==> flow/design.v <==
module if_stage (
    input  wire        clk,
    input  wire        rst_n,
    input  wire        stall,
    input  wire        branch_taken,
    input  wire [18:0] branch_target,
    output reg         ibus_valid,
    output reg  [18:0] ibus_addr,
    input  wire [18:0] ibus_rdata,
    output reg  [18:0] pc,
    output reg  [18:0] instruction
);
    always @(posedge clk or negedge rst_n) begin
        if (!rst_n) begin
            pc          <= 19'd0;
            ibus_valid  <= 1'b0;
        end
        else if (!stall) begin
            pc <= branch_taken ? branch_target : pc + 19'd1;
            ibus_valid <= 1'b1;
            ibus_addr  <= pc;
        end
    end
    always @(posedge clk or negedge rst_n) begin
        if (!rst_n)
            instruction <= 19'd0;
        else if (ibus_valid)
            instruction <= ibus_rdata;
    end
endmodule
module id_stage(
    input [18:0] instruction,
    output [4:0] opcode,
    output [2:0] rd,
    output [2:0] rs1,
    output [2:0] rs2,
    output [14:0] immediate,
    output reg [1:0] prediction
);
    assign opcode = instruction[18:14];
    assign rd = instruction[13:11];
    assign rs1 = instruction[10:8];
    assign rs2 = instruction[7:5];
    assign immediate = instruction[14:0];
    always @(*) begin
        case(opcode)
            5'b01010, 5'b01011, 5'b01100: prediction = 2'b10;  
            default: prediction = 2'b00;  
        endcase
    end
endmodule
module regfile(
    input clk,
    input [2:0] rd_addr,
    input [2:0] rs1_addr,
    input [2:0] rs2_addr,
    input [18:0] wb_data,
    input reg_write,
    output [18:0] rs1_data,
    output [18:0] rs2_data
);
    reg [18:0] registers [0:7];
    always @(posedge clk) begin
        if (reg_write && rd_addr != 0)
            registers[rd_addr] <= wb_data;
    end
    assign rs1_data = (rs1_addr == 3'd0) ? 19'd0 : registers[rs1_addr];
    assign rs2_data = (rs2_addr == 3'd0) ? 19'd0 : registers[rs2_addr];
endmodule
module alu(
    input [4:0] opcode,
    input [18:0] operand_a,
    input [18:0] operand_b,
    output reg [18:0] result,
    output reg zero_flag,
    output reg div_by_zero
);
    always @(*) begin
        result = 19'd0;
        div_by_zero = 1'b0;
        case(opcode)
            5'b00000: result = operand_a + operand_b;
            5'b00001: result = operand_a - operand_b;
            5'b00010: result = operand_a * operand_b;
            5'b00011: begin
                div_by_zero = (operand_b == 0);
                result = (operand_b == 0) ? 19'h7FFFF : operand_a / operand_b;
            end
            5'b00100: result = operand_a & operand_b;
            5'b00101: result = operand_a | operand_b;
            5'b00110: result = operand_a ^ operand_b;
            5'b00111: result = ~operand_a;
            5'b01000: result = operand_a + 1;
            5'b01001: result = operand_a - 1;
        endcase
        zero_flag = (result == 0);
    end
endmodule
module cpu_core (
    input  wire        clk,
    input  wire        rst_n,
    output reg         bus_valid,
    output reg         bus_write,
    output reg  [18:0] bus_addr,
    output reg  [18:0] bus_wdata,
    input  wire [18:0] bus_rdata
);
    wire [18:0] if_pc;
    wire [18:0] if_instr;
    wire [4:0]  opcode;
    wire [2:0]  rd, rs1, rs2;
    wire [14:0] imm;
    wire [18:0] rs1_data, rs2_data;
    wire [18:0] alu_result;
    wire        zero_flag;
    wire        div_by_zero;
    wire [18:0] wb_data;
    wire        reg_write;
    wire is_load  = (opcode == 5'b01000);
    wire is_store = (opcode == 5'b01001);
    wire mem_access = is_load | is_store;
    if_stage ifs (
        .clk(clk),
        .rst_n(rst_n),
        .stall(mem_access),           
        .branch_taken(1'b0),
        .branch_target(19'd0),
        .ibus_valid(),                
        .ibus_addr(),                 
        .ibus_rdata(bus_rdata),
        .pc(if_pc),
        .instruction(if_instr)
    );
    id_stage id (
        .instruction(if_instr),
        .opcode(opcode),
        .rd(rd),
        .rs1(rs1),
        .rs2(rs2),
        .immediate(imm),
        .prediction()
    );
    regfile rf (
        .clk(clk),
        .rd_addr(rd),
        .rs1_addr(rs1),
        .rs2_addr(rs2),
        .wb_data(wb_data),
        .reg_write(reg_write),
        .rs1_data(rs1_data),
        .rs2_data(rs2_data)
    );
    alu alu_u (
        .opcode(opcode),
        .operand_a(rs1_data),
        .operand_b(rs2_data),
        .result(alu_result),
        .zero_flag(zero_flag),
        .div_by_zero(div_by_zero)
    );
always @(*) begin
    bus_valid = mem_access;
    bus_write = is_store;
    bus_addr  = alu_result;
    bus_wdata = rs2_data;
end
    assign wb_data =
        (is_load)  ? bus_rdata :
                     alu_result;
    assign reg_write = ~is_store & ~is_load;
endmodule
export LEC_CHECK = 0
export CAP_MARGIN = 20
export CORE_MARGIN = 2
export CORE_UTILIZATION = 70
export CTS_CLUSTER_DIAMETER = 335
export CTS_CLUSTER_SIZE = 37
export PLACE_DENSITY = 0.65
export SLEW_MARGIN = 20
export TNS_END_PERCENT = 5
create_clock -name core_clock -period 40.6 [get_ports {clk}]
run.sh (not shown) runs the stock make flow with config.mk's settings and CLKGATE_MAP_FILE=.
The starting point died in 5_1_grt, error GRT-0232.
Then changed:
==> flow/config.mk (replaced) <==
export PLATFORM = sky130hd
export DESIGN_NAME = cpu_core
export DESIGN_NICKNAME = cpu_core
export VERILOG_FILES = /design/flow/design.v
export SDC_FILE = /design/flow/constraint.sdc
export NUM_CORES = 4
export LEC_CHECK = 0
export ABC_AREA = 1
export CAP_MARGIN = 20
export CORE_MARGIN = 2
export CORE_UTILIZATION = 64
export CTS_CLUSTER_SIZE = 98
export SLEW_MARGIN = 20
==> flow/constraint.sdc (replaced) <==
create_clock -name core_clock -period 31.4 [get_ports {clk}]
set_input_delay 6.2800 -clock core_clock [delete_from_list [all_inputs] [get_ports {clk}]]
set_output_delay 6.2800 -clock core_clock [all_outputs]
set_load 0.01 [all_outputs]
The new run aborted during 5_1_grt. Die size came out higher by 8.6%. Area after synthesis came out lower by 0.56%. Synthesized cell count came out higher by 21%.
Then changed:
--- a/flow/config.mk
+++ b/flow/config.mk
@@ -10,4 +10,7 @@
 export CORE_MARGIN = 2
-export CORE_UTILIZATION = 64
+export CORE_UTILIZATION = 72
+export CTS_CLUSTER_DIAMETER = 208
 export CTS_CLUSTER_SIZE = 98
+export PLACE_DENSITY = 0.42
 export SLEW_MARGIN = 20
+export TNS_END_PERCENT = 10
==> flow/constraint.sdc (replaced) <==
create_clock -name core_clock -period 25.5 [get_ports {clk}]
set_input_delay 5.1000 -clock core_clock [delete_from_list [all_inputs] [get_ports {clk}]]
set_output_delay 5.1000 -clock core_clock [all_outputs]
set_load 0.01 [all_outputs]
Result:
- The new run died in 4_1_cts (DPL-0038)
- synthesized cell count stays the same
- area after synthesis stays the same
- die size shrinks by 11%
Then changed:
==> flow/config.mk (replaced) <==
export PLATFORM = sky130hd
export DESIGN_NAME = cpu_core
export DESIGN_NICKNAME = cpu_core
export VERILOG_FILES = /design/flow/design.v
export SDC_FILE = /design/flow/constraint.sdc
export NUM_CORES = 4
export LEC_CHECK = 0
export CAP_MARGIN = 20
export CORE_MARGIN = 2
export CORE_UTILIZATION = 65
export SLEW_MARGIN = 20
==> flow/constraint.sdc (replaced) <==
create_clock -name core_clock -period 37.8 [get_ports {clk}]
set_input_delay 7.5600 -clock core_clock [delete_from_list [all_inputs] [get_ports {clk}]]
set_output_delay 7.5600 -clock core_clock [all_outputs]
set_load 0.01 [all_outputs]
The new run died in 5_1_grt with GRT-0232.
Die size climbs by 11%.
Synthesized cell count shrinks by 17%.
Area after synthesis went up by 0.56%.
